== v21 ==
## calc
module calc(
    input clk,  
    input rst_n,  
    input [7:0] num,
    input [2:0] op,
    input start,
    output reg [15:0] result,
    output reg [15:0] display_val,  
    output [2:0] led_op,  
    output reg stop
);
clock: 62.3 ns
lec_check: 0
cap_margin: 15
cell_pad_in_sites_global_placement: 1
core_aspect_ratio: 2.0
core_margin: 2
core_utilization: 64
cts_cluster_size: 18
gpl_timing_driven: 1
hold_slack_margin: 0.04
min_routing_layer: met1
place_density_lb_addon: 0.15
setup_slack_margin: 5.0
slew_margin: 20
run.sh (not shown) runs the stock make flow with config.mk's settings and CLKGATE_MAP_FILE=.
v21 never completed; the flow aborted with a tool error in global routing.
The following lists how v57 was set up differently from v21:
- clearing SETUP_SLACK_MARGIN, which used to be 5.0
- clearing PLACE_DENSITY_LB_ADDON, which used to be 0.15
- swapping 18 for 60 in CTS_CLUSTER_SIZE
- clearing CORE_ASPECT_RATIO, which used to be 2.0
- clearing CELL_PAD_IN_SITES_GLOBAL_PLACEMENT, which used to be 1
- clearing GPL_TIMING_DRIVEN, which used to be 1
- swapping 15 for 20 in CAP_MARGIN
- clearing HOLD_SLACK_MARGIN, which used to be 0.04
- swapping 64 for 70 in CORE_UTILIZATION
- clearing MIN_ROUTING_LAYER, which used to be met1
- swapping 62.3 for 48.1 in the clock period (ns, I/O delays scaled along)
## What came out
Compared with v21, in v57 routability congestion estimate fell about 6%, horizontal die dimension rose 56 um.
The area of the placeable core of v57 falls short of that of v21 by 4400 um2.
Half-perimeter wire length of the detailed placement result improves in v57 relative to v21.
Taking v21 as the reference, in v57 count of hold-fix buffers inserted at cts level, starting utilization of the core area moved up, full die area moved down.
Although it ran to completion, v57 produced a layout that fails the final checks because of negative setup slack.
#### Input delta (v4 over v57)
- an added TNS_END_PERCENT of 40
- an added HOLD_SLACK_MARGIN of 0.07
- an added CTS_CLUSTER_DIAMETER of 233
- a change of CORE_UTILIZATION from 70 to 72
- a change of CAP_MARGIN from 20 to 0
==> results <==
The run with more setup slack is v4; v57 has less. None of the runs v57 and v4 ends with a clean layout. v57: flow complete, layout not clean; failing: negative setup slack. v4 vs. v57: setup total negative slack went up by 16.04 ns. Combined area of the multi-input logic cells, v57 and v4, lower one = v57. On count of buffering cells on the critical path with inverters included: between v57 and v4, it ends up higher for v4. Compared with v57, in v4 floorplan-stage core utilization grew by 2.9 points; iteration tally of the first detailed-router pass went up; final period demand of the worst path fell by 0.48 ns. Compared with v57, v4 instantiates a larger number of cells. Compared with v57, v4 shows fmax higher by 0.20 MHz.

========
Starting RTL as in the previous note.
Settings: LEC_CHECK=0, CAP_MARGIN=15, CELL_PAD_IN_SITES_DETAIL_PLACEMENT=2, CELL_PAD_IN_SITES_GLOBAL_PLACEMENT=1, CORE_MARGIN=9, CORE_UTILIZATION=22, CTS_CLUSTER_DIAMETER=175, GPL_ROUTABILITY_DRIVEN=1, GPL_TIMING_DRIVEN=0, MAX_ROUTING_LAYER=met4, MIN_ROUTING_LAYER=met1, PLACE_DENSITY_LB_ADDON=0.15, SLEW_MARGIN=40, TNS_END_PERCENT=45; clock period 80.0 ns.
The first run went through all stages and came out clean.
Then changed:
- CAP_MARGIN: 15 -> 20
- CELL_PAD_IN_SITES_DETAIL_PLACEMENT: 2 -> default
- CELL_PAD_IN_SITES_GLOBAL_PLACEMENT: 1 -> default
- CORE_MARGIN: 9 -> 2
- CORE_UTILIZATION: 22 -> 61
- CTS_CLUSTER_DIAMETER: 175 -> default
- GPL_ROUTABILITY_DRIVEN: 1 -> default
- GPL_TIMING_DRIVEN: 0 -> default
- MIN_ROUTING_LAYER: met1 -> default
- PLACE_DENSITY: default -> 0.6
- PLACE_DENSITY_LB_ADDON: 0.15 -> default
- SETUP_SLACK_MARGIN: default -> 5.0
- SLEW_MARGIN: 40 -> 20
- TNS_END_PERCENT: 45 -> default
- clock period: 80.0 -> 55.0 ns (I/O delays scaled with it)
Effect: Clock-buffer cell count increases by 1. Final area increases by 4.6%. Non-clock buffer count increases by 130. Area after synthesis is unchanged.

========
## build 36
calc again, from the RTL that the note above started with.
// calc
module calc(
    input clk,  
    input rst_n,  
    input [7:0] num,
    input [2:0] op,
    input start,
    output reg [15:0] result,
    output reg [15:0] display_val,  
    output [2:0] led_op,  
    output reg stop
);
Settings: LEC_CHECK=0, ABC_AREA=1, CAP_MARGIN=20, CELL_PAD_IN_SITES_DETAIL_PLACEMENT=1, CELL_PAD_IN_SITES_GLOBAL_PLACEMENT=1, CORE_MARGIN=2, CORE_UTILIZATION=23, CTS_CLUSTER_DIAMETER=353, GPL_ROUTABILITY_DRIVEN=0, HOLD_SLACK_MARGIN=0.03, MAX_ROUTING_LAYER=met4, MIN_ROUTING_LAYER=met2, PLACE_DENSITY=0.38, SETUP_SLACK_MARGIN=0.16, SLEW_MARGIN=20; clock period 55.0 ns.
Every stage of the flow completed for build 36, and the final layout passed the timing, design-rule and antenna checks.
Edits applied to the flow inputs when going from build 36 to build 83:
- removing SETUP_SLACK_MARGIN (formerly 0.16)
- removing MAX_ROUTING_LAYER (formerly met4)
- changing CELL_PAD_IN_SITES_GLOBAL_PLACEMENT from 1 to 3
- removing MIN_ROUTING_LAYER (formerly met2)
- changing CORE_UTILIZATION from 23 to 40
- changing CELL_PAD_IN_SITES_DETAIL_PLACEMENT from 1 to 2
- changing CTS_CLUSTER_DIAMETER from 353 to 84
## What came out
- Compared with build 36, in build 83 total nets after synthesis essentially unchanged, total length of routed wires dropped about 9%, instance count on the critical path decreased by 2 relative to the old numbers, buffer share of cell area fell 0.51 points.
- Most used routing layer: met3 -> build 36, met2 -> build 83
## Diff of input files: build 75 against build 83
- changing PLACE_DENSITY from 0.38 to 0.6
- setting TNS_END_PERCENT to 5 for the first time
- removing CTS_CLUSTER_DIAMETER (formerly 84)
- removing HOLD_SLACK_MARGIN (formerly 0.03)
- removing GPL_ROUTABILITY_DRIVEN (formerly 0)
- removing ABC_AREA (formerly 1)
- removing CELL_PAD_IN_SITES_GLOBAL_PLACEMENT (formerly 3)
- setting CORE_ASPECT_RATIO to 0.5 for the first time
- setting SETUP_SLACK_MARGIN to -2.0 for the first time
- removing CELL_PAD_IN_SITES_DETAIL_PLACEMENT (formerly 2)
Findings:
- Relative to build 83, the total routed wire length on the met1 layer measured on build 75 has decreased by more than 10%.
- Build 75: critical path data arrival time higher than build 83
- Every run (build 75 and build 83) finished clean.
- Post-detailed-routing wire length sits lower in build 75 than in build 83.
